## saw2sin
module saw2sin
( input  var        i_clk
, input  var [15:0] i_saw
, output var [15:0] o_sin
);
Size in the first run: roughly 6100 cells after synthesis, roughly 33 I/O pins, about 44000 um2 of cells after synthesis.
==> flow/config.mk <==
export PLATFORM = sky130hd
export DESIGN_NAME = saw2sin
export DESIGN_NICKNAME = saw2sin
export VERILOG_FILES = /design/flow/design.v
export SDC_FILE = /design/flow/constraint.sdc
export NUM_CORES = 4
export LEC_CHECK = 0
export CAP_MARGIN = 5
export CELL_PAD_IN_SITES_DETAIL_PLACEMENT = 2
export CELL_PAD_IN_SITES_GLOBAL_PLACEMENT = 0
export CORE_MARGIN = 4
export CORE_UTILIZATION = 54
export CTS_CLUSTER_SIZE = 57
export HOLD_SLACK_MARGIN = 0.15
export MAX_ROUTING_LAYER = met4
export PLACE_DENSITY_LB_ADDON = 0.17
export SETUP_SLACK_MARGIN = -2.0
export SLEW_MARGIN = 20
==> flow/constraint.sdc <==
create_clock -name core_clock -period 95.9 [get_ports {i_clk}]
set_input_delay 19.1800 -clock core_clock [delete_from_list [all_inputs] [get_ports {i_clk}]]
set_output_delay 19.1800 -clock core_clock [all_outputs]
set_load 0.01 [all_outputs]
run.sh (not shown) runs the stock make flow with config.mk's settings and CLKGATE_MAP_FILE=.
The starting point ended with an error in detailed placement (3_5_place_dp).
==> next run, changes <==
- CAP_MARGIN: 5 -> 20
- CELL_PAD_IN_SITES_DETAIL_PLACEMENT: 2 -> unset
- CELL_PAD_IN_SITES_GLOBAL_PLACEMENT: 0 -> unset
- CORE_MARGIN: 4 -> 2
- CORE_UTILIZATION: 54 -> 66
- CTS_CLUSTER_SIZE: 57 -> unset
- HOLD_SLACK_MARGIN: 0.15 -> unset
- PLACE_DENSITY_LB_ADDON: 0.17 -> unset
- SETUP_SLACK_MARGIN: -2.0 -> unset
- TNS_END_PERCENT: unset -> 5
- clock period: 95.9 -> 62.6 ns (I/O delays scaled with it)
Result: The changed run completed and failed the layout checks on negative setup slack. Synthesized cell count does not change. Synthesized area is unchanged. Die size is lower by 20%.
==> next run, changes <==
- CORE_UTILIZATION: 66 -> 40
- MAX_ROUTING_LAYER: met4 -> unset
- TNS_END_PERCENT: 5 -> unset
- clock period: 62.6 -> 70.0 ns (I/O delays scaled with it)
Now the flow ran to the end with no violations.
Hold slack gains 1.5 ns.
Global-route usage is lower by 16 points.
Via count is lower by 10%.
Wire length is lower by 7.4%.
Non-clock buffer count is lower by 811.
Area after synthesis is unchanged.
Setup slack gains 3.9 ns.

---

The RTL this note starts from:
==> flow/design.v <==
`default_nettype none
module cordic
( input  var [15:0] i_qph  
, output var [15:0] o_sin  
);
logic [15:0] i_x;
logic [15:0] i_y;
always_comb i_x = i_qph[15] ? 16'h0000 : 16'hDBD9;
always_comb i_y = i_qph[15] ? 16'hDBD9 : 16'h0000;
logic [22:0] cordic_angle [0:18];
always_comb cordic_angle[ 0] = 23'h25C80A;  
always_comb cordic_angle[ 1] = 23'h13F670;  
always_comb cordic_angle[ 2] = 23'h0A2223;  
always_comb cordic_angle[ 3] = 23'h05161A;  
always_comb cordic_angle[ 4] = 23'h028BAF;  
always_comb cordic_angle[ 5] = 23'h0145EC;  
always_comb cordic_angle[ 6] = 23'h00A2F8;  
always_comb cordic_angle[ 7] = 23'h00517C;  
always_comb cordic_angle[ 8] = 23'h0028BE;  
always_comb cordic_angle[ 9] = 23'h00145F;  
always_comb cordic_angle[10] = 23'h000A2F;  
always_comb cordic_angle[11] = 23'h000517;  
always_comb cordic_angle[12] = 23'h00028B;  
always_comb cordic_angle[13] = 23'h000145;  
always_comb cordic_angle[14] = 23'h0000A2;  
always_comb cordic_angle[15] = 23'h000051;  
always_comb cordic_angle[16] = 23'h000028;  
always_comb cordic_angle[17] = 23'h000014;  
always_comb cordic_angle[18] = 23'h00000A;  
/*verilator lint_off UNOPTFLAT*/
logic [18:0] x [0:19];
logic [18:0] y [0:19];
logic [22:0] p [0:19];
/*verilator lint_on UNOPTFLAT*/
always_comb x[0] = {1'b0, i_x, {2{1'b0}}};
always_comb y[0] = {1'b0, i_y, {2{1'b0}}};
always_comb p[0] = {i_qph, {7{1'b0}}};
/*verilator lint_off ALWCOMBORDER*/
for (genvar i = 0; i < 19; i = i + 1) begin: l_cordic_steps
  always_comb
    if (p[i][22]) begin
      x[i+1] = x[i] + (y[i] >>> (i+1));
      y[i+1] = y[i] - (x[i] >>> (i+1));
      p[i+1] = p[i] + cordic_angle[i];
    end else begin
      x[i+1] = x[i] - (y[i] >>> (i+1));
      y[i+1] = y[i] + (x[i] >>> (i+1));
      p[i+1] = p[i] - cordic_angle[i];
    end
end
/*verilator lint_on ALWCOMBORDER*/
always_comb
  if (i_qph > 16'd65508)   o_sin = 16'hFFFE;
  else if (i_qph < 16'd32) o_sin = i_qph + (i_qph >> 1);
  else                     o_sin = y[19][17:2];
endmodule
`default_nettype none
module saw2sin
( input  var        i_clk
, input  var [15:0] i_saw
, output var [15:0] o_sin
);
logic invert;
always_comb invert = i_saw[15];
logic reverse;
always_comb reverse = i_saw[14];
logic [15:0] qsaw;
always_comb qsaw = reverse
  ? {~i_saw[13:0], 2'b11}  
  : {i_saw[13:0], 2'b01};  
logic [15:0] qsin;
cordic cordic
( .i_qph (qsaw)
, .o_sin (qsin)
);
logic [16:0] sin;
always_ff @(posedge i_clk) sin <= reverse
  ? (invert ? ~{1'b1, qsin[15:0]}           
            : {1'b1, qsin[15:0]} + 17'd1)   
  : (invert ? ~{1'b1, qsin[15:0]} + 17'd2   
            : {1'b1, qsin[15:0]} + 17'd0);  
always_comb o_sin = sin[16:1];
endmodule
Settings: LEC_CHECK=0, CAP_MARGIN=20, CORE_MARGIN=2, CORE_UTILIZATION=40, CTS_CLUSTER_SIZE=13, HOLD_SLACK_MARGIN=0.04, PLACE_DENSITY_LB_ADDON=0.17, SLEW_MARGIN=20; clock period 95.9 ns.
The baseline went through all stages and came out clean.
Then changed:
Settings changed: CELL_PAD_IN_SITES_DETAIL_PLACEMENT from default to 1, CELL_PAD_IN_SITES_GLOBAL_PLACEMENT from default to 3, CORE_UTILIZATION 40 to 54, CTS_CLUSTER_SIZE 13 to 57, HOLD_SLACK_MARGIN 0.04 to default, SETUP_SLACK_MARGIN from default to -2.0.
Effect: The new run died in global placement without I/O with FLW-0024. Die area falls by 26%. Synthesized cell count stays the same. Area after synthesis is unchanged.
Then changed:
Settings changed: CELL_PAD_IN_SITES_DETAIL_PLACEMENT 1 to default, CELL_PAD_IN_SITES_GLOBAL_PLACEMENT 3 to default, CORE_UTILIZATION 54 to 57, CTS_CLUSTER_SIZE 57 to default, PLACE_DENSITY_LB_ADDON 0.17 to default, SETUP_SLACK_MARGIN -2.0 to default, TNS_END_PERCENT from default to 5.
Clock period 95.9 ns to 57.4 ns, I/O delays scaled along.
Result:
- With this change the flow finished but fails on negative setup slack
- die size drops by a few percent
- synthesized area stays the same
- synthesized cell count does not change
